<file path="design/flow/config.mk">
export PLATFORM = sky130hd
export DESIGN_NAME = atan
export DESIGN_NICKNAME = atan
export VERILOG_FILES = /design/flow/design.v
export SDC_FILE = /design/flow/constraint.sdc
export NUM_CORES = 4
export LEC_CHECK = 0
export CAP_MARGIN = 20
export CORE_MARGIN = 2
export CORE_UTILIZATION = 58
export CTS_CLUSTER_DIAMETER = 261
export PLACE_DENSITY = 0.73
export SETUP_SLACK_MARGIN = 1.08
export SLEW_MARGIN = 20
</file>
<file path="design/flow/constraint.sdc">
create_clock -name core_clock -period 9.13 [get_ports {clk}]
set_input_delay 1.8260 -clock core_clock [delete_from_list [all_inputs] [get_ports {clk}]]
set_output_delay 1.8260 -clock core_clock [all_outputs]
set_load 0.01 [all_outputs]
</file>
<file path="design/flow/design.v">
module atan
(
    input                       clk         ,
    input                       rst_n       ,
    input                       trig        ,
    output                      vld         ,
    input       signed  [16:0]  para_in     ,
    output  reg signed  [11:0]  atany            
);
reg                     run_latch   ;
reg             [3:0]   cnt         ;
reg     signed  [18:0]  tmp1        ;
reg     signed  [18:0]  tmp2        ;
wire    signed  [19:0]  y0          ;
reg     signed  [19:0]  xr          ;
reg     signed  [19:0]  yr          ;
reg     signed  [19:0]  x2          ;
reg     signed  [19:0]  y2          ;
always @(posedge clk or negedge rst_n)
begin
    if (!rst_n)
        run_latch <= 1'b0;
    else
    begin
        if (trig)
            run_latch <= 1'b1;
        else if (cnt == 4'd9)
            run_latch <= 1'b0;
    end
end
always @(posedge clk or negedge rst_n)
begin
    if (!rst_n)
        cnt <= 4'd0;
    else
    begin
        if (run_latch)
            cnt <= cnt + 4'd1;
        else
            cnt <= 4'd0;
    end
end
assign vld = (cnt == 4'd10);
assign y0 = para_in<<2;
always @(*)
begin
    if (run_latch)
    begin
        case(cnt)
            4'd0:
            begin
                tmp1 = y2>>>1;
                tmp2 = x2>>>1;
            end
            4'd1:
            begin
                tmp1 = y2>>>2;
                tmp2 = x2>>>2;
            end
            4'd2:
            begin
                tmp1 = y2>>>3;
                tmp2 = x2>>>3;
            end
            4'd3:
            begin
                tmp1 = y2>>>4;
                tmp2 = x2>>>4;
            end
            4'd4:
            begin
                tmp1 = y2>>>5;
                tmp2 = x2>>>5;
            end
            4'd5:
            begin
                tmp1 = y2>>>6;
                tmp2 = x2>>>6;
            end
            4'd6:
            begin
                tmp1 = y2>>>7;
                tmp2 = x2>>>7;
            end
            4'd7:
            begin
                tmp1 = y2>>>8;
                tmp2 = x2>>>8;
            end
            4'd8:
            begin
                tmp1 = y2>>>9;
                tmp2 = x2>>>9;
            end
            4'd9:
            begin
                tmp1 = y2>>>10;
                tmp2 = x2>>>10;
            end
            default:     
            begin
                tmp1 = 19'd0;
                tmp2 = 19'd0;
            end
        endcase
    end
    else
    begin
        tmp1 = 19'd0;
        tmp2 = 19'd0;
    end
end
always @(*)
begin
    if (run_latch)
    begin
        if ((x2[19] == y2[19]) | (x2 == 20'd0) | (y2 == 20'd0))
        begin
            xr = x2 + tmp1;
            yr = y2 - tmp2;
        end
        else
        begin
            xr = x2 - tmp1;
            yr = y2 + tmp2;
        end
    end
    else
    begin
        xr = 20'd0;
        yr = 20'd0;
    end
end
always @(posedge clk or negedge rst_n)
begin
    if (!rst_n)
    begin
        x2 <= 20'd0;
        y2 <= 20'd0;
    end
    else
    begin
        if (trig)
        begin
            if (~para_in[16]) 
            begin
                x2 <= 20'd1024 + y0;
                y2 <= y0 - 20'd1024;
            end
            else  
            begin
                x2 <= 20'd1024 - y0;
                y2 <= y0 + 20'd1024;
            end
        end
        else if (run_latch)
        begin
            x2 <= xr;
            y2 <= yr;
        end
    end
end
always @(posedge clk or negedge rst_n)
begin
    if (!rst_n)
        atany <= 12'd0;
    else 
    begin
        if (trig)
        begin
            if (~para_in[16]) 
                atany <= 12'd804;
            else 
                atany <= 12'd3292;
        end
        else if (run_latch)
        begin
            case (cnt)
                4'd0: 
                begin
                    if ((x2[19] == y2[19]) | (x2 == 20'd0) | (y2 == 20'd0))
                        atany <= atany + 12'd475;
                    else
                        atany <= atany - 12'd475;
                end
                4'd1: 
                begin
                    if ((x2[19] == y2[19]) | (x2 == 20'd0) | (y2 == 20'd0)) 
                        atany <= atany + 12'd251;
                    else
                        atany <= atany - 12'd251;
                end
                4'd2: 
                begin
                    if ((x2[19] == y2[19]) | (x2 == 20'd0) | (y2 == 20'd0)) 
                        atany <= atany + 12'd127;
                    else
                        atany <= atany - 12'd127;
                end
                4'd3: 
                begin
                    if ((x2[19] == y2[19]) | (x2 == 20'd0) | (y2 == 20'd0))
                        atany <= atany + 12'd64;
                    else
                        atany <= atany - 12'd64;
                end
                4'd4: 
                begin
                    if ((x2[19] == y2[19]) | (x2 == 20'd0) | (y2 == 20'd0))
                        atany <= atany + 12'd32;
                    else
                        atany <= atany - 12'd32;
                end
                4'd5: 
                begin
                    if ((x2[19] == y2[19]) | (x2 == 20'd0) | (y2 == 20'd0))
                        atany <= atany + 12'd16;
                    else
                        atany <= atany - 12'd16;
                end
                4'd6: 
                begin
                    if ((x2[19] == y2[19]) | (x2 == 20'd0) | (y2 == 20'd0))
                        atany <= atany + 12'd8;
                    else
                        atany <= atany - 12'd8;
                end
                4'd7: 
                begin
                    if ((x2[19] == y2[19]) | (x2 == 20'd0) | (y2 == 20'd0))
                        atany <= atany + 12'd4;
                    else
                        atany <= atany - 12'd4;
                end
                4'd8: 
                begin
                    if ((x2[19] == y2[19]) | (x2 == 20'd0) | (y2 == 20'd0))
                        atany <= atany + 12'd2;
                    else
                        atany <= atany - 12'd2;
                end
                4'd9: 
                begin
                    if ((x2[19] == y2[19]) | (x2 == 20'd0) | (y2 == 20'd0))
                        atany <= atany + 12'd1;
                    else
                        atany <= atany - 12'd1;
                end
            endcase
        end
    end
end
endmodule
</file>
<file path="design/flow/run.sh">
#!/bin/bash
# the make line also repeats each setting of config.mk as NAME=value (left out here)
make -C /OpenROAD-flow-scripts/flow DESIGN_CONFIG=/design/flow/config.mk WORK_HOME=/design/flow/orfs CLKGATE_MAP_FILE= finish
</file>
==> results.ini, run 1 <==
[cts]
cts_buffer_depth=2
post_cts.repair.setup_buffers=0
insertion_delay_ns=0.36
ctsHoldBuffers=0
root_buffer=clkbuf_16
clk_pin_slew_ns=0.07
cts_buffers=9
clock_sinks=57
cts_tree=done
cts_resized=0
htreeDepth=3

[timing]
finalHoldViolations=0
skew_ns=0.0106
relSlewSlack_pct=39.6
slew_viol_final=0
maxClockFrequency_mhz=159
finalSetupTns_ns=0
rsz0062_at_grt=false
worst_slack_ns=2.85
hold_slack_ns=0.534
finalSetupViolCount=0
fin_crit_ns=6.28
worstMarginPinSlew_ns=0.900
period_used_pct=68.7

[synthesis]
ys_sh_simple_pct=20.7
synthTopLogicFamily=AND-OR/OR-AND gates
synth.top_cells.by_count=132 x nand2_1, 117 x a21oi_1, 102 x o21ai_0
synth.largest_area_cell=dfrtp_1
synthXorXnorAreaFrac_pct=8.90
edf_count=0
yosysWarnings=1
topCellsByArea=dfrtp_1 14%, ha_1 8.5%, xnor2_1 5.9%
synth_flops=57
mux_area_share_pct=3.53
netlist_instances=1393
ys_async_sr_fraction_pct=100
synth_cell_type_count=86
synth_seq_share_pct=14.1
synth-compound-area-share_pct=35.2
avgSynthCellArea_um2=7.28
synth_nets=1491
synth_top_cell_by_count=nand2_1
top_area_share_pct=14.1
synth_chip_area_um2=10100
synth_adder_area_share_pct=10.3
yosys_cells=1393
yosys_most_used_dff=dfrtp_1
synth_area_um2=10100

[setup_path]
path_max_fanout=37
path_cells=inv_1 -> ha_2 -> buf_4 -> nor2_1 -> o22ai_1 -> nand2_1 -> buf_4 -> nor2_1 -> inv_1 -> ha_1 -> nand3_1 -> o21ai_0 -> xnor2_1 -> o21ai_0 -> ha_1 -> or3_1 -> o21ai_0 -> a2111oi_0 -> o32a_1 -> a221o_1 -> a41oi_1 -> xor2_1 -> o21ai_0
slowest_delay_ns=0.66
cp_slowest_cell=o22ai_1
reg2reg_to=x2[18]
rr_worst_depth=23
crit_type=register to register
endpoint=x2[18]
critPathMostFrequentCell=o21ai_0
critPathBufInv=4
setup.worst_path.end_class=register
rr_startpoint=cnt[1]
cp-startpoint=cnt[1]
cp.required_ns=9.36
start_kind=register
crit_arrival_ns=6.51
critical-path-top-delay-family=AND-OR/OR-AND gates
rrSetupSlack_ns=2.85
crit_cells=23

[worst_hold_path]
hold_start=cnt[0]
hold_class=register to register
min_path_cells=1
hold_end=cnt[0]

[route]
ant_nets=0
wl_met2_um=16500
drt_wl_total_um=35700
antennaDiodeCount=0
dr.pass1.iters=7
wl_met3_um=3700
dr.max_layer_used=met4
drtIter0Drc=1624
drcViolationCount=0
wl_met1_um=13900
viasPerCell=7.16
avgRoutedWirePerCell_um=22.8
via_count=11200

[place]
place.gp.congestion=0.996
numPortBuffers=32
dp_slack_ns=3.07
hpwl_um=25700

[global_route]
grt_max_degree=64
grt_usage_pct=38.4
grt_pass1_wl_um=56100
antenna_found_initial=0
first_global_vias=10600
overflow=0

[layout]
final_nets=1437
area_delta_synth_final_pct=5.13

[status]
status=no timing/DRC/antenna violations

[floorplanning]
floorplanUtilization_pct=59.0
die_area_um2=18600
pin_count=33
rows=48
die_x_um=136
die_h_um=136
coreArea_um2=17200

[flow_run]
maxCapViolCount=0
warning_count=33

-- metal layers --
layer  global-route usage, %  vias to the layer above
met5                       0                        -
met4                    18.3                        0
met3                    7.20                      139
met2                    63.0                      703
met1                    48.6                     5268
li1                        -                     5128
-- per-stage QoR --
| step | cells | area [µm²] | util (%) |
|---|---|---|---|
| finish | 1569 | 10700 | 62.1 |
| global route | 1569 | 10700 | 62.1 |
| CTS | 1569 | 10700 | 62.1 |
| detailed placement | 1553 | 10300 | 60.1 |
| global placement | 1553 | 10300 | 60.1 |
| floorplan | 1393 | 10100 | - |
-- cell type report --
class	count	area [µm²]
Sequential cell	57	1430
Tap cell	225	282
Multi-Input combinational cell	1171	7990
Clock inverter	7	103
Clock buffer	9	225
Fill cell	1632	6520
Inverter	50	188
Timing Repair Buffer	50	445
==> run 2, diff against run 1 <==
ABC_AREA = 1   (was default)
CELL_PAD_IN_SITES_DETAIL_PLACEMENT = 1   (was default)
CELL_PAD_IN_SITES_GLOBAL_PLACEMENT = 0   (was default)
CORE_ASPECT_RATIO = 0.64   (was default)
CORE_UTILIZATION = 70   (was 58)
CTS_CLUSTER_DIAMETER = default   (was 261)
MAX_ROUTING_LAYER = met5   (was default)
MIN_ROUTING_LAYER = met1   (was default)
PLACE_DENSITY = default   (was 0.73)
SETUP_SLACK_MARGIN = default   (was 1.08)
clock period = 3.88 ns   (was 9.13 ns; I/O delays follow)
==> results.ini, run 2 <==
[status]
status=aborted with a tool error
haltStage=3_5_place_dp
error=[ERROR DPL-0033] detailed placement checks failed during check placement.

[synthesis]
ys_async_sr_fraction_pct=100  ; unchanged
edf_count=0  ; unchanged
avgSynthCellArea_um2=5.81  ; -20%
synth_top_cell_by_count=nand2_1
synth.top_cells.by_count=414 x nand2_1, 195 x inv_1, 194 x nor2_1
synthTopLogicFamily=simple AND/OR/NAND/NOR gates
synth_seq_share_pct=13.5  ; -0.57 points
synth_cell_type_count=50  ; -42%
synthXorXnorAreaFrac_pct=6.22  ; -2.7 points
mux_area_share_pct=0  ; -3.5 points
ys_sh_simple_pct=35.4  ; +15 points
yosys_cells=1818  ; +31%
synth_chip_area_um2=10600  ; +4.2%
synth_area_um2=10600  ; +4.2%
yosysWarnings=1  ; unchanged
synth-compound-area-share_pct=23.4  ; -12 points
synth_adder_area_share_pct=9.88  ; -0.41 points
topCellsByArea=nand2_1 15%, dfrtp_1 14%, ha_1 8.2%
synth_flops=57  ; unchanged
yosys_most_used_dff=dfrtp_1
synth_nets=1916  ; +29%
netlist_instances=1818  ; +31%
synth.largest_area_cell=nand2_1
top_area_share_pct=14.7  ; +0.64 points

[floorplanning]
die_x_um=158  ; +16%
die_h_um=102  ; -25%
pin_count=33  ; unchanged
rows=35  ; -27%
floorplanUtilization_pct=72.4  ; +13 points
die_area_um2=16100  ; -13%
coreArea_um2=14600  ; -15%

[place]
numPortBuffers=32  ; unchanged
place.gp.congestion=1.18  ; +19%

[run 2: stage by stage]
step	std cells	hold slack [ns]	setup TNS [ns]
after floorplan	1818	0.474	0
after global placement	2191	0.563	-0.847
==> run 3, diff against run 2 <==
CELL_PAD_IN_SITES_DETAIL_PLACEMENT = default   (was 1)
CELL_PAD_IN_SITES_GLOBAL_PLACEMENT = default   (was 0)
CORE_ASPECT_RATIO = default   (was 0.64)
CORE_UTILIZATION = 66   (was 70)
CTS_CLUSTER_DIAMETER = 363   (was default)
MAX_ROUTING_LAYER = default   (was met5)
MIN_ROUTING_LAYER = default   (was met1)
PLACE_DENSITY = 0.35   (was default)
SETUP_SLACK_MARGIN = 0.88   (was default)
clock period = 5.16 ns   (was 3.88 ns; I/O delays follow)
==> results.ini, run 3 <==
[status]
status=no timing/DRC/antenna violations

[place]
hpwl_um=30700
dp_slack_ns=0.452
place.gp.congestion=1.14  ; -3.4%
numPortBuffers=32  ; unchanged

[setup_path]
crit_cells=29
endpoint=y2[19]
crit_type=register to register
path_max_fanout=14
critPathBufInv=3
rr_startpoint=cnt[0]
crit_arrival_ns=4.61
critPathMostFrequentCell=nand2_2
start_kind=register
cp-startpoint=cnt[0]
cp_slowest_cell=dfrtp_2
rrSetupSlack_ns=0.83
cp.required_ns=5.44
reg2reg_to=y2[19]
rr_worst_depth=29
critical-path-top-delay-family=simple AND/OR/NAND/NOR gates
slowest_delay_ns=0.46
setup.worst_path.end_class=register

[floorplanning]
coreArea_um2=15800  ; +8.1%
die_x_um=131  ; -17%
rows=46  ; +31%
floorplanUtilization_pct=67.0  ; -5.5 points
pin_count=33  ; unchanged
die_h_um=131  ; +28%
die_area_um2=17000  ; +5.7%

[layout]
n_fill_cell=1340
final_nets=1947
area_delta_synth_final_pct=16.8
final-seq-area_um2=1430
comb_area_um2=8430

[synthesis]
synth_area_um2=10600  ; unchanged
yosysWarnings=1  ; unchanged
synthTopLogicFamily=simple AND/OR/NAND/NOR gates
synthXorXnorAreaFrac_pct=6.22  ; unchanged
synth.top_cells.by_count=414 x nand2_1, 195 x inv_1, 194 x nor2_1
synth_seq_share_pct=13.5  ; unchanged
yosys_most_used_dff=dfrtp_1
mux_area_share_pct=0  ; unchanged
edf_count=0  ; unchanged
ys_sh_simple_pct=35.4  ; unchanged
synth_flops=57  ; unchanged
yosys_cells=1818  ; unchanged
avgSynthCellArea_um2=5.81  ; unchanged
synth_adder_area_share_pct=9.88  ; unchanged
synth_nets=1916  ; unchanged
netlist_instances=1818  ; unchanged
top_area_share_pct=14.7  ; unchanged
synth.largest_area_cell=nand2_1
ys_async_sr_fraction_pct=100  ; unchanged
synth_chip_area_um2=10600  ; unchanged
synth_top_cell_by_count=nand2_1
synth_cell_type_count=50  ; unchanged
synth-compound-area-share_pct=23.4  ; unchanged
topCellsByArea=nand2_1 15%, dfrtp_1 14%, ha_1 8.2%

[global_route]
antenna_found_initial=0
grt_max_degree=58
first_global_vias=11800
grt_pass1_wl_um=62800
grt_usage_pct=47.9
overflow=0

[cts]
cts_tree=done
clock_sinks=57
cts_buffers=9
clk_pin_slew_ns=0.06
cts_buffer_depth=2
insertion_delay_ns=0.36
ctsHoldBuffers=0
htreeDepth=3
root_buffer=clkbuf_16

[timing]
skew_ns=0.0110
finalHoldViolations=0
worst_slack_ns=0.834
rsz0062_at_grt=true
relSlewSlack_pct=40.4
finalSetupViolCount=0
period_used_pct=83.8
finalSetupTns_ns=0
slew_viol_final=0
maxClockFrequency_mhz=231
fin_crit_ns=4.33
worstMarginPinSlew_ns=0.894

[worst_hold_path]
hold_start=cnt[0]
hold_class=register to register
min_path_cells=1
hold_end=cnt[0]

[route]
via_count=13900
drt_wl_total_um=42900
drcViolationCount=0
viasPerCell=6.71
dr.pass1.iters=15
avgRoutedWirePerCell_um=20.7
ant_nets=0
antennaDiodeCount=0
drtIter0Drc=2505

[flow_run]
maxCapViolCount=0
warning_count=36

## run 3: metal layers
| layer | share of wire [%] | global-route usage, % | vias to the layer above |
|---|---|---|---|
| met5 | 0 | 0 | - |
| met4 | 7.6 | 26.3 | 0 |
| met3 | 16 | 13.8 | 332 |
| met2 | 41 | 73.0 | 1212 |
| met1 | 36 | 61.1 | 6101 |
| li1 | - | - | 6236 |
## run 3: per-stage QoR
| stage | hold slack, ns | area (µm²) | std cells | utilization, % |
|---|---|---|---|---|
| 2_1_floorplan | 0.474 | 10600 | 1818 | - |
| 3_3_place_gp | 0.497 | 11000 | 2008 | 69.8 |
| 3_5_place_dp | 0.526 | 11000 | 2008 | 69.8 |
| 4_1_cts | 0.533 | 11500 | 2027 | 72.7 |
| 5_1_grt | 0.554 | 12300 | 2070 | 78.2 |
| 6_report | 0.537 | 12300 | 2070 | 78.2 |
## run 3: timing repair
| item | 4_1_cts | 5_1_grt |
|---|---|---|
| setup endpoints to repair | 18 | 20 |
| pin swaps | 3 | 51 |
| setup buffers | 3 | 42 |
| cloned | 0 | 1 |
| resized | 31 | 144 |
## run 3: layout make-up
cell class	instances	share of cell area (%)
multi-input cells	1453	68.3
flip-flops and latches	57	11.6
repair buffers	117	8.70
inverters	211	6.74
well taps	216	2.19
clock buffers	9	1.83
clock inverters	7	0.578
==> run 4, diff against run 3 <==
ABC_AREA = default   (was 1)
CAP_MARGIN = 10   (was 20)
CELL_PAD_IN_SITES_DETAIL_PLACEMENT = 2   (was default)
CORE_ASPECT_RATIO = 1.19   (was default)
CORE_MARGIN = 10   (was 2)
CORE_UTILIZATION = 39   (was 66)
CTS_CLUSTER_DIAMETER = default   (was 363)
CTS_CLUSTER_SIZE = 12   (was default)
GPL_ROUTABILITY_DRIVEN = 0   (was default)
GPL_TIMING_DRIVEN = 0   (was default)
HOLD_SLACK_MARGIN = 0.19   (was default)
PLACE_DENSITY = 0.66   (was 0.35)
SETUP_SLACK_MARGIN = 0.24   (was 0.88)
SLEW_MARGIN = 10   (was 20)
TNS_END_PERCENT = 70   (was default)
clock period = 6.12 ns   (was 5.16 ns; I/O delays follow)
==> results.ini, run 4 <==
[synthesis]
synth.top_cells.by_count=132 x nand2_1, 117 x a21oi_1, 102 x o21ai_0
yosysWarnings=1  ; unchanged
synth_flops=57  ; unchanged
synth_cell_type_count=86  ; +72%
synth_area_um2=10100  ; -4.0%
synth_seq_share_pct=14.1  ; +0.57 points
synth.largest_area_cell=dfrtp_1
top_area_share_pct=14.1  ; -0.64 points
edf_count=0  ; unchanged
yosys_cells=1393  ; -23%
mux_area_share_pct=3.53  ; +3.5 points
synth-compound-area-share_pct=35.2  ; +12 points
synth_chip_area_um2=10100  ; -4.0%
avgSynthCellArea_um2=7.28  ; +25%
topCellsByArea=dfrtp_1 14%, ha_1 8.5%, xnor2_1 5.9%
synthTopLogicFamily=AND-OR/OR-AND gates
synth_adder_area_share_pct=10.3  ; +0.41 points
synth_nets=1491  ; -22%
ys_sh_simple_pct=20.7  ; -15 points
yosys_most_used_dff=dfrtp_1
synthXorXnorAreaFrac_pct=8.90  ; +2.7 points
netlist_instances=1393  ; -23%
synth_top_cell_by_count=nand2_1
ys_async_sr_fraction_pct=100  ; unchanged

[status]
haltStage=5_1_grt
status=aborted with a tool error

[floorplanning]
die_x_um=168  ; +29%
die_area_um2=32900  ; +93%
pin_count=33  ; unchanged
coreArea_um2=25700  ; +63%
floorplanUtilization_pct=39.4  ; -28 points
rows=64  ; +39%
die_h_um=196  ; +50%

[place]
hpwl_um=50600  ; +65%
numPortBuffers=29  ; -9.4%
placed_area_um2=10900  ; -1.3%

[cts]
ctsHoldBuffers=0  ; unchanged
root_buffer=clkbuf_16
cts_buffer_depth=2  ; unchanged
clock_sinks=57  ; unchanged
cts_buffers=9  ; unchanged
htreeDepth=3  ; unchanged

## run 4: what timing repair did
item | 4_1_cts
endpoints found under the setup margin | 38
pin swaps | 11
resized | 52
setup buffers | 4
## run 4: stage by stage
step	hold WS, ns	setup slack, ns	instances
CTS	0.556	0.221	1773
detailed placement	0.541	-1.56	1753
global placement	0.519	-0.686	1752
floorplan	0.480	0.753	1393
==> run 5, diff against run 4 <==
CAP_MARGIN = 20   (was 10)
CELL_PAD_IN_SITES_DETAIL_PLACEMENT = default   (was 2)
CORE_ASPECT_RATIO = default   (was 1.19)
CORE_MARGIN = 2   (was 10)
CORE_UTILIZATION = 59   (was 39)
CTS_CLUSTER_SIZE = default   (was 12)
GPL_ROUTABILITY_DRIVEN = default   (was 0)
GPL_TIMING_DRIVEN = default   (was 0)
HOLD_SLACK_MARGIN = default   (was 0.19)
PLACE_DENSITY = default   (was 0.66)
SETUP_SLACK_MARGIN = -0.37   (was 0.24)
SLEW_MARGIN = 20   (was 10)
TNS_END_PERCENT = default   (was 70)
clock period = 4.06 ns   (was 6.12 ns; I/O delays follow)
==> results.ini, run 5 <==
[layout]
n_fill_cell=960
final-instance-count-excl-fill=1940
final_nets=1812
final_area_um2=14200
area_delta_synth_final_pct=39.8
fin_util_pct=84.9

[synthesis]
synth_flops=57  ; unchanged
ys_sh_simple_pct=20.7  ; unchanged
edf_count=0  ; unchanged
synth_top_cell_by_count=nand2_1
synthTopLogicFamily=AND-OR/OR-AND gates
yosysWarnings=1  ; unchanged
synth-compound-area-share_pct=35.2  ; unchanged
mux_area_share_pct=3.53  ; unchanged
synth_adder_area_share_pct=10.3  ; unchanged
top_area_share_pct=14.1  ; unchanged
netlist_instances=1393  ; unchanged
synth_seq_share_pct=14.1  ; unchanged
topCellsByArea=dfrtp_1 14%, ha_1 8.5%, xnor2_1 5.9%
synth_area_um2=10100  ; unchanged
synth.largest_area_cell=dfrtp_1
synth_chip_area_um2=10100  ; unchanged
ys_async_sr_fraction_pct=100  ; unchanged
synth.top_cells.by_count=132 x nand2_1, 117 x a21oi_1, 102 x o21ai_0
yosys_cells=1393  ; unchanged
yosys_most_used_dff=dfrtp_1
avgSynthCellArea_um2=7.28  ; unchanged
synth_cell_type_count=86  ; unchanged
synthXorXnorAreaFrac_pct=8.90  ; unchanged
synth_nets=1491  ; unchanged

[floorplanning]
rows=47  ; -27%
die_h_um=135  ; -31%
die_x_um=135  ; -19%
pin_count=33  ; unchanged
die_area_um2=18200  ; -44%
floorplanUtilization_pct=60.7  ; +21 points
coreArea_um2=16700  ; -35%

[timing]
finalSetupViolCount=37
maxClockFrequency_mhz=171
period_used_pct=144
relSlewSlack_pct=24.9
slew_viol_final=0
finalSetupTns_ns=-30.51
fin_crit_ns=5.85
skew_ns=0.0122
rsz0062_at_grt=true
worstMarginPinSlew_ns=1.11
worst_slack_ns=-1.79
finalHoldViolations=0

[cts]
clock_sinks=57  ; unchanged
cts_buffer_depth=2  ; unchanged
clk_pin_slew_ns=0.06
insertion_delay_ns=0.35
root_buffer=clkbuf_16
htreeDepth=3  ; unchanged
cts_tree=done
cts_buffers=9  ; unchanged

[place]
dp_slack_ns=-0.716  ; +0.848 ns
dp_cells=1901  ; +8.4%
place.gp.congestion=1.05
numPortBuffers=32  ; +10%
placed_area_um2=13200  ; +21%
hpwl_um=33800  ; -33%

[setup_path]
reg2reg_to=x2[12]
path_cells=buf_6 -> ha_4 -> buf_12 -> buf_4 -> a221o_1 -> a311oi_1 -> nor2_1 -> inv_1 -> ha_4 -> nand3_2 -> nand2_1 -> xnor2_1 -> o21ai_0 -> ha_1 -> a21o_1 -> nor3_2 -> a2111oi_4 -> o32a_1 -> buf_4 -> buf_4 -> xnor2_1 -> nand2_1 -> o21ai_2 -> o21ai_0
crit_cells=24
rrSetupSlack_ns=-1.79
path_max_fanout=6
cp_slowest_cell=o21ai_0
endpoint=x2[12]
cp-startpoint=cnt[0]
rr_worst_depth=24
start_kind=register
rr_startpoint=cnt[0]
cp.required_ns=4.26
setup.worst_path.end_class=register
slowest_delay_ns=0.87
critPathBufInv=6
critical-path-top-delay-family=AND-OR/OR-AND gates
crit_arrival_ns=6.05
critPathMostFrequentCell=buf_4
crit_type=register to register

[worst_hold_path]
min_path_cells=2
hold_class=register to register
hold_start=y2[0]
hold_end=y2[0]

[flow_run]
warning_count=38
maxCapViolCount=0

[global_route]
grt_pass1_wl_um=71100
overflow=0
grt_usage_pct=49.8
antenna_found_initial=1
grt_max_degree=42
first_global_vias=13100

[status]
status=finished with violations
violations=setup timing

[route]
dr.max_layer_used=met5
ant_nets=0
dr.pass1.iters=15
wl_met1_um=17200
viasPerCell=7.30
via_count=14200
avgRoutedWirePerCell_um=25.9
drt_wl_total_um=50300
wl_met2_um=20600
drtIter0Drc=2845
drcViolationCount=0
wl_met3_um=7960

## run 5: metal layers
metal / vias up / GRT usage (%)
met1: 6422 / 60.0
met2: 1391 / 77.4
met5: - / 0
met3: 470 / 17.0
met4: 6 / 28.9
li1: 5876 / -
## run 5: cell type report
class                      instances  area, µm²  share of cell area [%]
clock inverter                     5       55.1                   0.388
clock buffer                      11        243                    1.71
timing repair buffer             425       3400                    24.0
sequential                        57       1430                    10.1
multi-input combinational       1171       8580                    60.5
tap                              220        275                    1.94
inverter                          50        188                    1.32
antenna                            1       2.50                  0.0176
## run 5: repair_timing
action,CTS,global route
gates cloned,0,0
hold buffers,0,0
gates resized,47,69
endpoints found under the setup margin,21,28
setup buffers,14,14
pin swaps,32,53
## run 5: stage by stage
step                      hold WS [ns]
after global routing             0.630
final                            0.586
after detailed placement         0.570
after floorplan                  0.503
after CTS                        0.584
after global placement           0.564
==> run 6, diff against run 5 <==
CELL_PAD_IN_SITES_DETAIL_PLACEMENT = 0   (was default)
CELL_PAD_IN_SITES_GLOBAL_PLACEMENT = 0   (was default)
CORE_UTILIZATION = 39   (was 59)
CTS_CLUSTER_SIZE = 42   (was default)
MAX_ROUTING_LAYER = met5   (was default)
SETUP_SLACK_MARGIN = 0.23   (was -0.37)
TNS_END_PERCENT = 70   (was default)
clock period = 4.32 ns   (was 4.06 ns; I/O delays follow)
==> results.ini, run 6 <==
[setup_path]
cp-startpoint=cnt[0]
rr_startpoint=cnt[0]
start_kind=register
path_max_fanout=7  ; +1
slowest_delay_ns=0.49  ; -0.38 ns
cp.required_ns=4.61  ; +0.35 ns
cp_slowest_cell=or4b_1
reg2reg_to=x2[19]
setup.worst_path.end_class=register
rr_worst_depth=20  ; -17%
rrSetupSlack_ns=-0.36  ; +1.43 ns
crit_type=register to register
critical-path-top-delay-family=AND-OR/OR-AND gates
path_cells=buf_6 -> ha_4 -> a222oi_1 -> buf_4 -> buf_4 -> buf_4 -> a32oi_1 -> a21oi_2 -> nand3_2 -> o31a_1 -> o31ai_2 -> xnor2_1 -> ha_1 -> and3_4 -> and4_1 -> a21o_1 -> o221a_4 -> a31o_4 -> or4b_1 -> nand3_1
crit_arrival_ns=4.97  ; -1.08 ns
critPathBufInv=4  ; -2
crit_cells=20  ; -17%
critPathMostFrequentCell=buf_4
endpoint=x2[19]

[floorplanning]
die_x_um=165  ; +22%
rows=59  ; +26%
floorplanUtilization_pct=39.4  ; -21 points
die_area_um2=27300  ; +50%
coreArea_um2=25800  ; +54%
pin_count=33  ; unchanged
die_h_um=165  ; +22%

[global_route]
first_global_vias=12000  ; -7.9%
grt_usage_pct=32.2  ; -18 points
overflow=0  ; unchanged
grtUsageMet2_pct=49.2  ; -28 points
grt_pass1_wl_um=67800  ; -4.6%
grtUsageMet1_pct=43.8  ; -16 points
top_usage_layer=met2
grt_max_degree=45  ; +7.1%
antenna_found_initial=2  ; +1
use_met3_pct=6.44  ; -11 points

[flow_run]
maxCapViolCount=0  ; unchanged
warning_count=36  ; -5.3%

[layout]
final_nets=1805  ; -0.39%
area_delta_synth_final_pct=43.7
final-instance-count-excl-fill=2047  ; +5.5%

[synthesis]
top_area_share_pct=14.1  ; unchanged
ys_async_sr_fraction_pct=100  ; unchanged
synth_flops=57  ; unchanged
topCellsByArea=dfrtp_1 14%, ha_1 8.5%, xnor2_1 5.9%
synth_adder_area_share_pct=10.3  ; unchanged
synth_top_cell_by_count=nand2_1
synth.top_cells.by_count=132 x nand2_1, 117 x a21oi_1, 102 x o21ai_0
yosys_most_used_dff=dfrtp_1
mux_area_share_pct=3.53  ; unchanged
yosysWarnings=1  ; unchanged
synth_cell_type_count=86  ; unchanged
synthXorXnorAreaFrac_pct=8.90  ; unchanged
yosys_cells=1393  ; unchanged
synth.largest_area_cell=dfrtp_1
synth_chip_area_um2=10100  ; unchanged
synth-compound-area-share_pct=35.2  ; unchanged
synth_seq_share_pct=14.1  ; unchanged
synthTopLogicFamily=AND-OR/OR-AND gates
synth_area_um2=10100  ; unchanged
edf_count=0  ; unchanged
synth_nets=1491  ; unchanged
avgSynthCellArea_um2=7.28  ; unchanged
netlist_instances=1393  ; unchanged
ys_sh_simple_pct=20.7  ; unchanged

[timing]
skew_ns=0.0127  ; +0.000489 ns
finalSetupTns_ns=-3.42  ; +27.09 ns
finalSetupViolCount=18  ; -51%
worst_slack_ns=-0.364  ; +1.43 ns
slew_viol_final=0  ; unchanged
fin_crit_ns=4.68  ; -1.17 ns
maxClockFrequency_mhz=214  ; +25%
relSlewSlack_pct=38.1  ; +13 points
worstMarginPinSlew_ns=0.928  ; -0.186 ns
period_used_pct=108  ; -36 points
finalHoldViolations=0  ; unchanged
rsz0062_at_grt=true

[status]
status=finished with violations
violations=setup timing

[cts]
htreeDepth=3  ; unchanged
root_buffer=clkbuf_16
clock_sinks=57  ; unchanged
cts_tree=done
insertion_delay_ns=0.35  ; about the same
cts_buffers=9  ; unchanged
clk_pin_slew_ns=0.07  ; about the same
cts_buffer_depth=2  ; unchanged

[place]
numPortBuffers=32  ; unchanged
dp_cells=1993  ; +4.8%
hpwl_um=34400  ; +1.6%
place.gp.congestion=0.982  ; -6.4%

[route]
dr.pass1.iters=7  ; -8
drcViolationCount=0  ; unchanged
viasPerCell=6.18  ; -15%
antennaDiodeCount=0  ; -1
ant_nets=0  ; unchanged
via_count=12600  ; -11%
drt_wl_total_um=44400  ; -12%
avgRoutedWirePerCell_um=21.7  ; -16%
drtIter0Drc=1668  ; -41%

[worst_hold_path]
hold_class=register to register
hold_start=y2[14]
hold_end=y2[14]
min_path_cells=2  ; unchanged

==> run 6: routing by layer <==
metal	vias up	part of all wire (%)
met4	4	3.9
met1	6103	43
met5	-	0.041
met3	102	8.1
li1	5874	-
met2	566	45
==> run 6: area by class of cell <==
type | instances | area [µm²]
clock buffer | 10 | 239
clock inverter | 6 | 66.3
fill | 2417 | 11200
inverter | 50 | 188
multi-input combinational | 1171 | 8860
sequential | 57 | 1430
tap | 335 | 419
timing repair buffer | 418 | 3360
==> run 6: repair_timing <==
| item | CTS | global route |
|---|---|---|
| hold buffers | 0 | 0 |
| resized | 65 | 98 |
| pin swaps | 36 | 58 |
| endpoints found under the setup margin | 29 | 38 |
| buffers inserted | 23 | 15 |
==> run 6: metrics by stage <==
stage | setup WS [ns] | util, % | instance area (µm²) | hold WS, ns
global route | -0.591 | 56.5 | 14600 | 0.677
detailed placement | -0.550 | 51.2 | 13200 | 0.608
global placement | -0.565 | 51.2 | 13200 | 0.591
finish | -0.364 | 56.5 | 14600 | 0.616
CTS | -0.289 | 54.3 | 14000 | 0.619
floorplan | -0.137 | - | 10400 | 0.503
==> run 7, diff against run 6 <==
ABC_AREA = 0   (was default)
CAP_MARGIN = 0   (was 20)
CELL_PAD_IN_SITES_DETAIL_PLACEMENT = default   (was 0)
CELL_PAD_IN_SITES_GLOBAL_PLACEMENT = default   (was 0)
CORE_UTILIZATION = 65   (was 39)
CTS_CLUSTER_DIAMETER = 208   (was default)
CTS_CLUSTER_SIZE = 99   (was 42)
GPL_ROUTABILITY_DRIVEN = 0   (was default)
HOLD_SLACK_MARGIN = -0.1   (was default)
MAX_ROUTING_LAYER = default   (was met5)
PLACE_DENSITY_LB_ADDON = 0.3   (was default)
SETUP_SLACK_MARGIN = default   (was 0.23)
TNS_END_PERCENT = 20   (was 70)
clock period = 6.0 ns   (was 4.32 ns; I/O delays follow)
==> results.ini, run 7 <==
[status]
status=no timing/DRC/antenna violations

[timing]
slew_viol_final=0  ; unchanged
period_used_pct=91.2  ; -17 points
finalHoldViolations=0  ; unchanged
worstMarginPinSlew_ns=0.966  ; +0.0382 ns
finalSetupViolCount=0  ; -18
finalSetupTns_ns=0  ; +3.42 ns
skew_ns=0.0151  ; +0.00243 ns
fin_crit_ns=5.47  ; +0.789 ns
worst_slack_ns=0.527  ; +0.891 ns
rsz0062_at_grt=false
maxClockFrequency_mhz=183  ; -14%
relSlewSlack_pct=35.1  ; -3.0 points

[cts]
root_buffer=clkbuf_16
post_cts.repair.setup_buffers=0  ; -100%
cts_buffers=9  ; unchanged
clock_sinks=57  ; unchanged
cts_resized=0  ; -100%
ctsHoldBuffers=0  ; unchanged
clk_pin_slew_ns=0.06  ; about the same
cts_buffer_depth=2  ; unchanged
cts_tree=done
insertion_delay_ns=0.36  ; about the same
htreeDepth=3  ; unchanged

[synthesis]
synth_adder_area_share_pct=10.3  ; unchanged
synth_top_cell_by_count=nand2_1
topCellsByArea=dfrtp_1 14%, ha_1 8.5%, xnor2_1 5.9%
yosysWarnings=1  ; unchanged
synth-compound-area-share_pct=35.2  ; unchanged
synth.top_cells.by_count=132 x nand2_1, 117 x a21oi_1, 102 x o21ai_0
ys_async_sr_fraction_pct=100  ; unchanged
ys_sh_simple_pct=20.7  ; unchanged
top_area_share_pct=14.1  ; unchanged
netlist_instances=1393  ; unchanged
synth_flops=57  ; unchanged
synthXorXnorAreaFrac_pct=8.90  ; unchanged
avgSynthCellArea_um2=7.28  ; unchanged
mux_area_share_pct=3.53  ; unchanged
edf_count=0  ; unchanged
synth_seq_share_pct=14.1  ; unchanged
synth_cell_type_count=86  ; unchanged
synth_nets=1491  ; unchanged
synth_chip_area_um2=10100  ; unchanged
synth_area_um2=10100  ; unchanged
synthTopLogicFamily=AND-OR/OR-AND gates
yosys_most_used_dff=dfrtp_1
synth.largest_area_cell=dfrtp_1
yosys_cells=1393  ; unchanged

[route]
ant_nets=0  ; unchanged
viasPerCell=7.42  ; +20%
drt_wl_total_um=34600  ; -22%
antennaDiodeCount=0  ; unchanged
dr.pass1.iters=12  ; +5
drcViolationCount=0  ; unchanged
drtIter0Drc=2191  ; +31%
via_count=11500  ; -9.4%
avgRoutedWirePerCell_um=22.4  ; +3.4%

[layout]
final_area_um2=10700  ; -27%
n_fill_cell=1349  ; -44%
fin_util_pct=70.4  ; +14 points
area_delta_synth_final_pct=5.55
final_nets=1448  ; -20%

[worst_hold_path]
min_path_cells=1  ; -1
hold_class=register to register
hold_end=cnt[0]
hold_start=cnt[0]

[setup_path]
endpoint=y2[18]
crit_type=register to register
path_max_fanout=29  ; +22
rrSetupSlack_ns=0.53  ; +0.89 ns
start_kind=register
path_cells=inv_1 -> ha_2 -> buf_4 -> a222oi_1 -> o221ai_1 -> a211oi_1 -> nand4b_1 -> o21ai_0 -> and2_1 -> nor2_1 -> xnor2_1 -> ha_1 -> or2_2 -> a21oi_1 -> a31oi_1 -> a221o_1 -> a221oi_1 -> o21ai_0 -> xnor2_1 -> o21ai_0
rr_startpoint=cnt[1]
rr_worst_depth=20  ; unchanged
cp_slowest_cell=a211oi_1
critPathMostFrequentCell=o21ai_0
cp.required_ns=6.22  ; +1.61 ns
reg2reg_to=y2[18]
crit_arrival_ns=5.70  ; +0.73 ns
crit_cells=20  ; unchanged
cp-startpoint=cnt[1]
critPathBufInv=2  ; -2
slowest_delay_ns=0.45  ; -0.04 ns
setup.worst_path.end_class=register
critical-path-top-delay-family=AND-OR/OR-AND gates

[global_route]
grt_usage_pct=41.3  ; +9.0 points
overflow=0  ; unchanged
first_global_vias=10500  ; -13%
grt_pass1_wl_um=54600  ; -19%
antenna_found_initial=0  ; -2
grt_max_degree=58  ; +29%

[floorplanning]
rows=45  ; -24%
die_area_um2=16600  ; -39%
floorplanUtilization_pct=66.7  ; +27 points
pin_count=33  ; unchanged
coreArea_um2=15200  ; -41%
die_h_um=129  ; -22%
die_x_um=129  ; -22%

[place]
hpwl_um=24700  ; -28%
placed_area_um2=10400  ; -21%
numPortBuffers=32  ; unchanged
dp_slack_ns=0.608  ; +1.16 ns

[flow_run]
warning_count=33  ; -8.3%
maxCapViolCount=0  ; unchanged

## run 7: layout make-up
class	instances	area, µm²	area share, %
Clock buffer	12	256	2.40
Inverter	50	188	1.75
Tap cell	188	235	2.20
Multi-Input combinational cell	1171	7990	74.7
Timing Repair Buffer	61	528	4.93
Sequential cell	57	1430	13.4
Clock inverter	4	75.1	0.702
## run 7: metal layers
layer  vias up  global-route usage (%)  part of all wire (%)
met5         -                       0                     0
li1       5137                       -                     -
met1      5236                    52.5                    38
met4         0                    23.3                   6.6
met2       844                    65.5                    43
met3       237                    8.27                    12
## run 7: per-stage QoR
stage / std cells / hold slack [ns]
6_report: 1543 / 0.548
4_1_cts: 1543 / 0.545
2_1_floorplan: 1393 / 0.480
3_3_place_gp: 1527 / 0.499
3_5_place_dp: 1527 / 0.538
5_1_grt: 1543 / 0.585
==> run 8, diff against run 7 <==
ABC_AREA = default   (was 0)
CAP_MARGIN = 20   (was 0)
CORE_UTILIZATION = 15   (was 65)
CTS_CLUSTER_DIAMETER = default   (was 208)
CTS_CLUSTER_SIZE = default   (was 99)
GPL_ROUTABILITY_DRIVEN = default   (was 0)
HOLD_SLACK_MARGIN = default   (was -0.1)
PLACE_DENSITY_LB_ADDON = default   (was 0.3)
TNS_END_PERCENT = default   (was 20)
clock period = 8.24 ns   (was 6.0 ns; I/O delays follow)
==> results.ini, run 8 <==
[synthesis]
ys_sh_simple_pct=20.7  ; unchanged
synth_area_um2=10100  ; unchanged
avgSynthCellArea_um2=7.28  ; unchanged
synth.largest_area_cell=dfrtp_1
synth.top_cells.by_count=132 x nand2_1, 117 x a21oi_1, 102 x o21ai_0
topCellsByArea=dfrtp_1 14%, ha_1 8.5%, xnor2_1 5.9%
edf_count=0  ; unchanged
top_area_share_pct=14.1  ; unchanged
synthXorXnorAreaFrac_pct=8.90  ; unchanged
synth_cell_type_count=86  ; unchanged
netlist_instances=1393  ; unchanged
yosys_cells=1393  ; unchanged
yosys_most_used_dff=dfrtp_1
synth_chip_area_um2=10100  ; unchanged
synth_nets=1491  ; unchanged
synth-compound-area-share_pct=35.2  ; unchanged
synth_top_cell_by_count=nand2_1
synth_seq_share_pct=14.1  ; unchanged
ys_async_sr_fraction_pct=100  ; unchanged
synthTopLogicFamily=AND-OR/OR-AND gates
synth_flops=57  ; unchanged
synth_adder_area_share_pct=10.3  ; unchanged
mux_area_share_pct=3.53  ; unchanged
yosysWarnings=1  ; unchanged

[cts]
htreeDepth=3  ; unchanged
ctsHoldBuffers=0  ; unchanged
insertion_delay_ns=0.37  ; about the same
clock_sinks=57  ; unchanged
root_buffer=clkbuf_16
cts_tree=done
post_cts.repair.setup_buffers=0  ; unchanged
cts_buffers=9  ; unchanged
cts_buffer_depth=2  ; unchanged
cts_resized=0  ; unchanged
clk_pin_slew_ns=0.07  ; about the same

[flow_run]
maxCapViolCount=0  ; unchanged
warning_count=33  ; unchanged

[route]
dr.pass1.iters=7  ; -5
wl_met1_um=17200  ; +31%
drt_wl_total_um=37800  ; +9.3%
wl_met3_um=3950  ; -5.1%
antennaDiodeCount=0  ; unchanged
wl_met2_um=15900  ; +6.0%
via_count=11100  ; -3.0%
drtIter0Drc=1542  ; -30%
dr.max_layer_used=met5
avgRoutedWirePerCell_um=17.1  ; -24%
ant_nets=0  ; unchanged
viasPerCell=5.01  ; -33%
drcViolationCount=0  ; unchanged

[setup_path]
critPathMostFrequentCell=o21ai_0
cp_slowest_cell=dfrtp_2
setup.worst_path.end_class=register
cp.required_ns=8.46  ; +2.24 ns
start_kind=register
path_cells=buf_4 -> or2_1 -> a221o_1 -> a311oi_1 -> nor2_1 -> inv_1 -> ha_1 -> nand3_1 -> o21ai_0 -> xnor2_1 -> o21ai_0 -> ha_1 -> or3_1 -> o21ai_0 -> a2111oi_0 -> o32a_1 -> a221o_1 -> a41oi_1 -> xor2_1 -> o21ai_0
rrSetupSlack_ns=2.22  ; +1.69 ns
critPathBufInv=2  ; unchanged
critical-path-top-delay-family=AND-OR/OR-AND gates
path_max_fanout=36  ; +24%
crit_cells=20  ; unchanged
rr_startpoint=cnt[2]
cp-startpoint=cnt[2]
endpoint=x2[18]
reg2reg_to=x2[18]
rr_worst_depth=20  ; unchanged
slowest_delay_ns=0.61  ; +0.16 ns
crit_arrival_ns=6.24  ; +0.54 ns
crit_type=register to register

[timing]
slew_viol_final=0  ; unchanged
skew_ns=0.0194  ; +0.00424 ns
fin_crit_ns=6.02  ; +0.547 ns
relSlewSlack_pct=37.0  ; +1.9 points
worst_slack_ns=2.22  ; +1.69 ns
finalSetupViolCount=0  ; unchanged
rsz0062_at_grt=false
finalHoldViolations=0  ; unchanged
worstMarginPinSlew_ns=0.941  ; -0.0254 ns
period_used_pct=73.1  ; -18 points
finalSetupTns_ns=0  ; unchanged
maxClockFrequency_mhz=166  ; -9.1%

[floorplanning]
die_area_um2=69700  ; +320%
coreArea_um2=67000  ; +340%
pin_count=33  ; unchanged
rows=95  ; +110%
die_x_um=264  ; +100%
floorplanUtilization_pct=15.1  ; -52 points
die_h_um=264  ; +100%

[layout]
area_delta_synth_final_pct=12.7
final_nets=1438  ; -0.69%

[global_route]
overflow=0  ; unchanged
grt_pass1_wl_um=58500  ; +7.2%
grt_max_degree=63  ; +8.6%
first_global_vias=10100  ; -4.2%
antenna_found_initial=1  ; +1
grt_usage_pct=10.4  ; -31 points

[worst_hold_path]
min_path_cells=1  ; unchanged
hold_class=register to register
hold_start=cnt[0]
hold_end=cnt[0]

[place]
dp_slack_ns=2.34  ; +1.73 ns
place.gp.congestion=0.904
numPortBuffers=32  ; unchanged
hpwl_um=27300  ; +11%

[status]
status=no timing/DRC/antenna violations

## run 8: cell type report
| type | instances | area (µm²) |
|---|---|---|
| Clock inverter | 7 | 47.5 |
| Inverter | 50 | 188 |
| Timing Repair Buffer | 51 | 453 |
| Tap cell | 873 | 1090 |
| Multi-Input combinational cell | 1171 | 7990 |
| Clock buffer | 9 | 225 |
| Sequential cell | 57 | 1430 |
| Fill cell | 7699 | 55600 |
## run 8: through the flow
stage | hold WS [ns] | instances | utilization [%] | instance area, µm²
2_1_floorplan | 0.480 | 1393 | - | 10100
3_3_place_gp | 0.510 | 2202 | 16.6 | 11100
3_5_place_dp | 0.518 | 2202 | 16.6 | 11100
4_1_cts | 0.527 | 2218 | 17.0 | 11400
5_1_grt | 0.558 | 2218 | 17.0 | 11400
6_report | 0.530 | 2218 | 17.0 | 11400
## run 8: per-layer routing
metal	GRT usage, %	vias to the layer above
met5	0	-
met2	15.5	611
met4	2.46	2
li1	-	5120
met1	15.0	5304
met3	2.50	75
==> run 9, diff against run 8 <==
ABC_AREA = 1   (was default)
CORE_UTILIZATION = 40   (was 15)
CTS_CLUSTER_DIAMETER = 116   (was default)
CTS_CLUSTER_SIZE = 18   (was default)
HOLD_SLACK_MARGIN = -0.09   (was default)
clock period = 6.0 ns   (was 8.24 ns; I/O delays follow)
==> results.ini, run 9 <==
[status]
status=no timing/DRC/antenna violations

[setup_path]
crit_cells=25  ; +25%
endpoint=y2[16]
crit_type=register to register
critPathMostFrequentCell=nand2_1
path_max_fanout=17  ; -53%
setup.worst_path.end_class=register
reg2reg_to=y2[16]
rr_worst_depth=25  ; +25%
rrSetupSlack_ns=0.77  ; -1.45 ns
critPathBufInv=4  ; +2
slowest_delay_ns=0.74  ; +0.13 ns
cp.required_ns=6.22  ; -2.24 ns
crit_arrival_ns=5.46  ; -0.78 ns
cp-startpoint=cnt[1]
rr_startpoint=cnt[1]
critical-path-top-delay-family=simple AND/OR/NAND/NOR gates
start_kind=register
cp_slowest_cell=nor2_2

[synthesis]
synth.top_cells.by_count=414 x nand2_1, 195 x inv_1, 194 x nor2_1
yosys_most_used_dff=dfrtp_1
synth_top_cell_by_count=nand2_1
synthTopLogicFamily=simple AND/OR/NAND/NOR gates
synth_seq_share_pct=13.5  ; -0.57 points
ys_sh_simple_pct=35.4  ; +15 points
avgSynthCellArea_um2=5.81  ; -20%
edf_count=0  ; unchanged
synthXorXnorAreaFrac_pct=6.22  ; -2.7 points
synth_adder_area_share_pct=9.88  ; -0.41 points
yosysWarnings=1  ; unchanged
synth_flops=57  ; unchanged
yosys_cells=1818  ; +31%
synth_cell_type_count=50  ; -42%
mux_area_share_pct=0  ; -3.5 points
ys_async_sr_fraction_pct=100  ; unchanged
synth.largest_area_cell=nand2_1
synth_nets=1916  ; +29%
netlist_instances=1818  ; +31%
topCellsByArea=nand2_1 15%, dfrtp_1 14%, ha_1 8.2%
synth_chip_area_um2=10600  ; +4.2%
synth_area_um2=10600  ; +4.2%
top_area_share_pct=14.7  ; +0.64 points
synth-compound-area-share_pct=23.4  ; -12 points

[place]
placed_area_um2=11100  ; -0.73%
hpwl_um=31700  ; +16%
place.gp.congestion=0.964  ; +6.6%
numPortBuffers=32  ; unchanged

[flow_run]
maxCapViolCount=0  ; unchanged
warning_count=33  ; unchanged

[cts]
insertion_delay_ns=0.36  ; about the same
cts_buffers=9  ; unchanged
post_cts.repair.setup_buffers=0  ; unchanged
cts_tree=done
clock_sinks=57  ; unchanged
clk_pin_slew_ns=0.06  ; about the same
htreeDepth=3  ; unchanged
cts_resized=0  ; unchanged
root_buffer=clkbuf_16
ctsHoldBuffers=0  ; unchanged
cts_buffer_depth=2  ; unchanged

[route]
dr.pass1.iters=6  ; -1
avgRoutedWirePerCell_um=19.6  ; +15%
via_count=12800  ; +15%
ant_nets=0  ; unchanged
drcViolationCount=0  ; unchanged
viasPerCell=6.00  ; +20%
drtIter0Drc=1614  ; +4.7%
drt_wl_total_um=41800  ; +11%

[global_route]
grt_usage_pct=29.4  ; +19 points
grt_max_degree=58  ; -7.9%
overflow=0  ; unchanged
first_global_vias=11600  ; +15%
grt_pass1_wl_um=65000  ; +11%
antenna_found_initial=1  ; unchanged

[layout]
final_area_um2=11300  ; -0.77%
area_delta_synth_final_pct=7.30
final_nets=1889  ; +31%

[timing]
maxClockFrequency_mhz=191  ; +15%
worstMarginPinSlew_ns=0.903  ; -0.0381 ns
hold_slack_ns=0.522  ; -0.00801 ns
slew_viol_final=0  ; unchanged
finalSetupTns_ns=0  ; unchanged
period_used_pct=87.2  ; +14 points
skew_ns=0.0162  ; -0.00316 ns
finalSetupViolCount=0  ; unchanged
fin_crit_ns=5.23  ; -0.785 ns
relSlewSlack_pct=39.7  ; +2.7 points
rsz0062_at_grt=false
finalHoldViolations=0  ; unchanged

[floorplanning]
floorplanUtilization_pct=40.7  ; +26 points
die_area_um2=27700  ; -60%
die_h_um=167  ; -37%
pin_count=33  ; unchanged
coreArea_um2=26000  ; -61%
die_x_um=167  ; -37%
rows=59  ; -38%

[worst_hold_path]
min_path_cells=1  ; unchanged
hold_class=register to register
hold_end=cnt[0]
hold_start=cnt[0]

## run 9: layer usage
metal	GRT usage [%]	up-vias	routed length, µm
li1	-	6098	-
met1	40.7	5981	18100
met2	46.5	623	18500
met3	4.49	95	3870
met4	10.0	0	1320
met5	0	-	0
## run 9: stage by stage
step,setup WS [ns],util [%],std cells
2_1_floorplan,2.27,-,1818
3_3_place_gp,0.933,42.6,2115
3_5_place_dp,0.922,42.6,2115
4_1_cts,0.894,43.6,2131
5_1_grt,0.255,43.6,2131
6_report,0.765,43.6,2132
## run 9: cell type report
class	count	area (µm²)
diodes	1	2.50
inverters	211	793
well taps	335	419
fillers	2870	14700
repair buffers	59	518
flip-flops and latches	57	1430
clock buffers	10	229
clock inverters	6	35.0
multi-input cells	1453	7910
==> run 10, diff against run 9 <==
ABC_AREA = default   (was 1)
CAP_MARGIN = 25   (was 20)
CORE_ASPECT_RATIO = 0.95   (was default)
CORE_UTILIZATION = 66   (was 40)
CTS_CLUSTER_DIAMETER = 216   (was 116)
CTS_CLUSTER_SIZE = 62   (was 18)
GPL_ROUTABILITY_DRIVEN = 1   (was default)
HOLD_SLACK_MARGIN = default   (was -0.09)
MAX_ROUTING_LAYER = met4   (was default)
clock period = 5.1 ns   (was 6.0 ns; I/O delays follow)
==> results.ini, run 10 <==
[status]
status=no timing/DRC/antenna violations

[place]
hpwl_um=28800  ; -9.0%
placed_area_um2=10900  ; -1.7%
dp_cells=1601  ; -24%
numPortBuffers=32  ; unchanged
place.gp.congestion=1.05  ; +8.4%
dp_slack_ns=0.0331  ; -0.889 ns

[setup_path]
endpoint=y2[18]
reg2reg_to=y2[18]
critical-path-top-delay-family=AND-OR/OR-AND gates
start_kind=register
crit_cells=23  ; -8.0%
path_cells=inv_1 -> ha_4 -> buf_12 -> a22oi_1 -> a211oi_1 -> a21oi_1 -> nor2_1 -> inv_1 -> ha_1 -> buf_4 -> and2_1 -> nor2_1 -> xnor2_1 -> ha_1 -> or2_2 -> a21oi_1 -> a31oi_2 -> a221o_1 -> a221oi_1 -> buf_4 -> o21ai_0 -> xnor2_1 -> o21ai_0
setup.worst_path.end_class=register
rr_startpoint=cnt[1]
critPathBufInv=5  ; +1
slowest_delay_ns=0.44  ; -0.30 ns
crit_type=register to register
crit_arrival_ns=5.22  ; -0.24 ns
rrSetupSlack_ns=0.15  ; -0.62 ns
cp.required_ns=5.37  ; -0.85 ns
cp-startpoint=cnt[1]
path_max_fanout=30  ; +13
rr_worst_depth=23  ; -8.0%
cp_slowest_cell=dfrtp_2

[synthesis]
synth_top_cell_by_count=nand2_1
synth_seq_share_pct=14.1  ; +0.57 points
yosys_most_used_dff=dfrtp_1
yosysWarnings=1  ; unchanged
synth_nets=1491  ; -22%
synthTopLogicFamily=AND-OR/OR-AND gates
synth_cell_type_count=86  ; +72%
mux_area_share_pct=3.53  ; +3.5 points
edf_count=0  ; unchanged
synth_chip_area_um2=10100  ; -4.0%
yosys_cells=1393  ; -23%
netlist_instances=1393  ; -23%
ys_sh_simple_pct=20.7  ; -15 points
topCellsByArea=dfrtp_1 14%, ha_1 8.5%, xnor2_1 5.9%
synth-compound-area-share_pct=35.2  ; +12 points
synthXorXnorAreaFrac_pct=8.90  ; +2.7 points
synth_area_um2=10100  ; -4.0%
avgSynthCellArea_um2=7.28  ; +25%
synth_flops=57  ; unchanged
synth_adder_area_share_pct=10.3  ; +0.41 points
synth.largest_area_cell=dfrtp_1
synth.top_cells.by_count=132 x nand2_1, 117 x a21oi_1, 102 x o21ai_0
top_area_share_pct=14.1  ; -0.64 points
ys_async_sr_fraction_pct=100  ; unchanged

[floorplanning]
rows=44  ; -25%
coreArea_um2=15100  ; -42%
die_h_um=125  ; -25%
pin_count=33  ; unchanged
die_area_um2=16400  ; -41%
floorplanUtilization_pct=67.0  ; +26 points
die_x_um=131  ; -21%

[timing]
finalSetupViolCount=0  ; unchanged
rsz0062_at_grt=true
slew_viol_final=0  ; unchanged
skew_ns=0.00925  ; -0.00697 ns
relSlewSlack_pct=34.4  ; -5.3 points
worstMarginPinSlew_ns=0.977  ; +0.0746 ns
maxClockFrequency_mhz=202  ; +5.7%
fin_crit_ns=4.95  ; -0.282 ns
finalHoldViolations=0  ; unchanged
hold_slack_ns=0.537  ; +0.0145 ns
period_used_pct=97.1  ; +9.9 points
worst_slack_ns=0.148  ; -0.618 ns

[worst_hold_path]
hold_class=register to register
hold_end=cnt[0]
hold_start=cnt[0]
min_path_cells=1  ; unchanged

[global_route]
first_global_vias=10700  ; -7.4%
antenna_found_initial=2  ; +1
grt_max_degree=58  ; unchanged
grt_pass1_wl_um=60400  ; -7.0%
overflow=0  ; unchanged
grt_usage_pct=47.7  ; +18 points

[route]
via_count=12000  ; -6.2%
viasPerCell=7.39  ; +23%
drt_wl_total_um=38800  ; -7.3%
drcViolationCount=0  ; unchanged
drtIter0Drc=2289  ; +42%
avgRoutedWirePerCell_um=23.9  ; +22%
dr.pass1.iters=9  ; +3
ant_nets=0  ; unchanged

[layout]
final_area_um2=11300  ; -0.11%
final-instance-count-excl-fill=1623  ; -24%
area_delta_synth_final_pct=11.7
final_nets=1507  ; -20%
fin_util_pct=74.8  ; +31 points

[cts]
cts_buffer_depth=2  ; unchanged
cts_buffers=9  ; unchanged
clk_pin_slew_ns=0.06  ; about the same
root_buffer=clkbuf_16
insertion_delay_ns=0.36  ; about the same
cts_tree=done
ctsHoldBuffers=0  ; unchanged
htreeDepth=3  ; unchanged
clock_sinks=57  ; unchanged

[flow_run]
warning_count=36  ; +9.1%
maxCapViolCount=0  ; unchanged

run 10: timing repair:
action / 4_1_cts / 5_1_grt
buffers inserted: 0 / 4
resized: 0 / 28
endpoints found under the setup margin: 0 / 16
run 10: final cells by class:
cell class              count  area (µm²)
multi-input cells        1171        8120
fillers                  1188        3820
flip-flops and latches     57        1430
repair buffers            120        1030
well taps                 207         259
clock buffers              11         233
inverters                  50         188
clock inverters             5        56.3
diodes                      2        5.00
run 10: metal layers:
metal  part of all wire (%)  up-vias  track usage [%]
met5                      0        -                -
met4                    3.8        0             17.3
li1                       -     5284                -
met3                     16      160             14.2
met2                     40     1056             64.0
met1                     40     5499             67.1
run 10: per-stage QoR:
stage	TNS, ns
4_1_cts	0
3_3_place_gp	0
5_1_grt	-0.102
6_report	0
3_5_place_dp	0
2_1_floorplan	0
==> run 11, diff against run 10 <==
CORE_UTILIZATION = 72   (was 66)
PLACE_DENSITY_LB_ADDON = 0.26   (was default)
clock period = 4.39 ns   (was 5.1 ns; I/O delays follow)
==> results.ini, run 11 <==
[place]
numPortBuffers=32  ; unchanged
dp_cells=1685  ; +5.2%
dp_slack_ns=-0.311  ; -0.344 ns
place.gp.congestion=1.24  ; +19%
hpwl_um=30000  ; +4.1%

[synthesis]
synth_flops=57  ; unchanged
synthTopLogicFamily=AND-OR/OR-AND gates
synthXorXnorAreaFrac_pct=8.90  ; unchanged
mux_area_share_pct=3.53  ; unchanged
ys_async_sr_fraction_pct=100  ; unchanged
synth_seq_share_pct=14.1  ; unchanged
synth.largest_area_cell=dfrtp_1
netlist_instances=1393  ; unchanged
top_area_share_pct=14.1  ; unchanged
ys_sh_simple_pct=20.7  ; unchanged
synth_nets=1491  ; unchanged
synth-compound-area-share_pct=35.2  ; unchanged
synth_adder_area_share_pct=10.3  ; unchanged
edf_count=0  ; unchanged
yosys_most_used_dff=dfrtp_1
yosys_cells=1393  ; unchanged
synth_top_cell_by_count=nand2_1
synth_chip_area_um2=10100  ; unchanged
synth_area_um2=10100  ; unchanged
yosysWarnings=1  ; unchanged
topCellsByArea=dfrtp_1 14%, ha_1 8.5%, xnor2_1 5.9%
synth.top_cells.by_count=132 x nand2_1, 117 x a21oi_1, 102 x o21ai_0
synth_cell_type_count=86  ; unchanged
avgSynthCellArea_um2=7.28  ; unchanged

[global_route]
overflow=205
grt_usage_pct=90.4

[cts]
root_buffer=clkbuf_16
clock_sinks=57  ; unchanged
cts_buffers=9  ; unchanged
htreeDepth=3  ; unchanged
cts_buffer_depth=2  ; unchanged

[floorplanning]
pin_count=33  ; unchanged
die_h_um=120  ; -4.1%
rows=42  ; -4.5%
die_x_um=126  ; -4.1%
die_area_um2=15000  ; -8.1%
floorplanUtilization_pct=73.1  ; +6.1 points
coreArea_um2=13900  ; -8.4%

[status]
status=aborted with a tool error
error=[ERROR GRT-0232] Routing congestion too high. Check the congestion heatmap in the GUI.
haltStage=5_1_grt

[run 11: layer usage]
metal	track usage, %	GRT overflow
met2	101	101
met5	-	-
met1	89.0	16
met4	91.6	68
met3	78.2	20
[run 11: metrics by stage]
step                util [%]  TNS, ns  area (µm²)
detailed placement      85.1    -2.83       11800
floorplan                  -   -0.144       10300
CTS                     90.2   -0.944       12500
global placement        85.1   -0.693       11800
[run 11: repair_timing]
item                                    in CTS
setup buffers                               14
endpoints found under the setup margin      21
pin swaps                                   39
hold buffers                                 0
resized                                     78
